Design mult_32bit_no_ops, start of the top module:
module mult_32bit_no_ops(
    input              clk,
    input              reset,
    input              start,
    input              signed_mode,  
    input       [31:0] op_a,
    input       [31:0] op_b,
    output reg         done,
    output reg  [63:0] product_out
);
    reg [63:0] A_reg;        
    reg [31:0] M_reg;        
    reg [5:0]  count;        
    reg        sign_a;      
    reg        sign_b;      
    reg [31:0] next_M_val;       
    reg [31:0] next_A_low_val;   
    reg [31:0] A_high_val_to_use;  
    wire [31:0] sum_partial;  
    wire        carry_out;    
    wire result_is_negative = signed_mode & (op_a[31] ^ op_b[31]);
    wire [64:0] A_reg_concat; 
    rca_32bit rca_inst (
        .a(A_reg[63:32]),             
        .b(M_reg),                    
        .cin(1'b0),
        .sum(sum_partial),
        .cout(carry_out)
    );
    wire [31:0] abs_a_sum;
    rca_32bit rca_abs_a_inst (
  ...
export LEC_CHECK = 0
export ABC_AREA = 1
export CAP_MARGIN = 40
export CORE_ASPECT_RATIO = 1.54
export CORE_MARGIN = 2
export CORE_UTILIZATION = 72
export CTS_CLUSTER_DIAMETER = 379
export CTS_CLUSTER_SIZE = 89
export GPL_ROUTABILITY_DRIVEN = 1
export HOLD_SLACK_MARGIN = 0.29
export MAX_ROUTING_LAYER = met5
export PLACE_DENSITY = 0.42
export SETUP_SLACK_MARGIN = 2.01
export SLEW_MARGIN = 40
export TNS_END_PERCENT = 5
create_clock -name core_clock -period 7.57 [get_ports {clk}]
run.sh (not shown) runs the stock make flow with config.mk's settings and CLKGATE_MAP_FILE=.
The first run did not get past 4_1_cts (DPL-0033).
Edit:
Settings changed: ABC_AREA 1 to default, CAP_MARGIN 40 to 20, CORE_ASPECT_RATIO 1.54 to default, CTS_CLUSTER_DIAMETER 379 to default, CTS_CLUSTER_SIZE 89 to default, GPL_ROUTABILITY_DRIVEN 1 to default, HOLD_SLACK_MARGIN 0.29 to default, MAX_ROUTING_LAYER met5 to default, PLACE_DENSITY 0.42 to default, PLACE_DENSITY_LB_ADDON from default to 0.24, SETUP_SLACK_MARGIN 2.01 to default, SLEW_MARGIN 40 to 20.
Clock period 7.57 ns to 11.6 ns, I/O delays scaled along.
What happened: Now the flow reached the layout checks and failed them: negative setup slack; die size goes down by 6.9%; area after synthesis goes down by 7.0%; synthesized cell count decreases by 26%.
Edit:
Settings changed: CORE_UTILIZATION 72 to 58, PLACE_DENSITY_LB_ADDON 0.24 to default, TNS_END_PERCENT 5 to default.
Clock period 11.6 ns to 7.56 ns, I/O delays scaled along.
The changed run reached the layout checks and failed them: negative setup slack.
Global-route usage shrinks by 12 points.
Worst setup slack gets worse by 3800 ps.
Area after synthesis does not change.
Final cell count grows by 7.3%.
Via count shrinks by 9.1%.
Die size is higher by 23%.
Synthesized cell count does not change.
Clock-buffer cell count is unchanged.
Sequential power increases by 44%.
Hold slack loses 6.4 ps.
Edit:
Settings changed: CORE_UTILIZATION 58 to 71, CTS_CLUSTER_SIZE from default to 35.
Clock period 7.56 ns to 11.5 ns, I/O delays scaled along.
After rerunning: The changed run completed and failed the layout checks on negative setup slack; power fell by 36%; core utilization rose by 11 points; worst hold slack improves by 7.7 ps; non-clock buffer count decreases by 61; count of clock-buffer cells in the layout shrinks by 4; maximum frequency goes down by 1.8%.
Edit:
Settings changed: CORE_UTILIZATION 71 to 40, CTS_CLUSTER_SIZE 35 to default, PLACE_DENSITY from default to 0.6.
Clock period 11.5 ns to 14.0 ns, I/O delays scaled along.
Effect:
- Now the flow finished with timing, DRC and antenna clean
- final area went down by about 0.9%
- synthesized cell count does not change
- wire length fell by about 5.5%
- via count fell by 11%
- first-iteration DRC count goes down by 42%
- global-route usage decreases by 17 points
- total power shrinks by about 24%
- worst setup slack gets better by 1000 ps
- final cell count went up by about 10%
- critical path depth stays the same
Edit:
Settings changed: CORE_UTILIZATION 40 to 25.
Clock period 14.0 ns to 13.6 ns, I/O delays scaled along.
Effect:
- The new run ran to the end with no violations
- wire length grows by 9.9%
- first-iteration DRC count grows by 15%
- maximum frequency grows by 2.3%
- via count grows by 1.4%
- count of clock-buffer cells in the layout grows by 4
- sequential power grows by 3.5%
- total power grows by 3.0%
- core utilization shrinks by 18 points
- final cell count grows by 13%
- synthesized cell count stays the same
- design area grows by 1.6%

== job 8944 ==
mult_32bit_no_ops again, from the RTL that the note above started with.
==> flow/design.v (excerpt) <==
module mult_32bit_no_ops(
    input              clk,
    input              reset,
    input              start,
    input              signed_mode,  
    input       [31:0] op_a,
    input       [31:0] op_b,
    output reg         done,
    output reg  [63:0] product_out
);
export LEC_CHECK = 0
export CAP_MARGIN = 25
export CORE_ASPECT_RATIO = 0.74
export CORE_MARGIN = 10
export CORE_UTILIZATION = 55
export CTS_CLUSTER_DIAMETER = 124
export CTS_CLUSTER_SIZE = 11
export HOLD_SLACK_MARGIN = 0.19
export MAX_ROUTING_LAYER = met4
export PLACE_DENSITY_LB_ADDON = 0.21
export SLEW_MARGIN = 20
create_clock -name core_clock -period 13.4 [get_ports {clk}]
Edits applied to the flow inputs when going from job 8944 to job 6459:
Settings: changing CTS_CLUSTER_DIAMETER from 124 to 179; changing CAP_MARGIN from 25 to 30; removing MAX_ROUTING_LAYER (formerly met4); changing CORE_MARGIN from 10 to 9; removing CTS_CLUSTER_SIZE (formerly 11).
## What came out
Job 6459 reached the final stage; the timing, design-rule and antenna checks on its layout passed. Portion of the clock cycle consumed by the worst path in the final layout delta for job 6459 relative to job 8944: 0.88 points higher. Compared to job 8944, the router laid down more metal wire for job 6459. All-layer global routing usage ended up 0.52 points higher on job 6459 than on job 8944. First element of the critical path: A_reg[32] -> job 8944, M_reg[0] -> job 6459.
Input changes introduced in job 790 (baseline for comparison: job 6459):
Settings: HOLD_SLACK_MARGIN removed (was 0.19); CTS_CLUSTER_SIZE newly set to 37; CORE_MARGIN changed from 9 to 2; CORE_UTILIZATION changed from 55 to 71; CTS_CLUSTER_DIAMETER removed (was 179); PLACE_DENSITY_LB_ADDON removed (was 0.21); CORE_ASPECT_RATIO removed (was 0.74); CAP_MARGIN changed from 30 to 20; the clock period (ns, I/O delays scaled along) changed from 13.4 to 11.5.
## What came out
Across job 6459 and job 790, a clean result was obtained everywhere but in job 790. Job 790 ended up with met4 as its highest routed metal layer; job 6459 ended up with met5. Diff job 790 and job 6459: met2 global-route usage higher in job 790. Setup slack in job 790 is smaller than in job 6459. For first-pass GRT wire length, job 790 and job 6459 come out practically identical. On via count, job 790 does worse than job 6459. For the area of the die, job 790 came in 35% lower than job 6459 did. Compared with job 6459, job 790 shows a lower total negative slack for setup checks.
Power figures rest on the tool's default switching activity, not on a simulated workload.
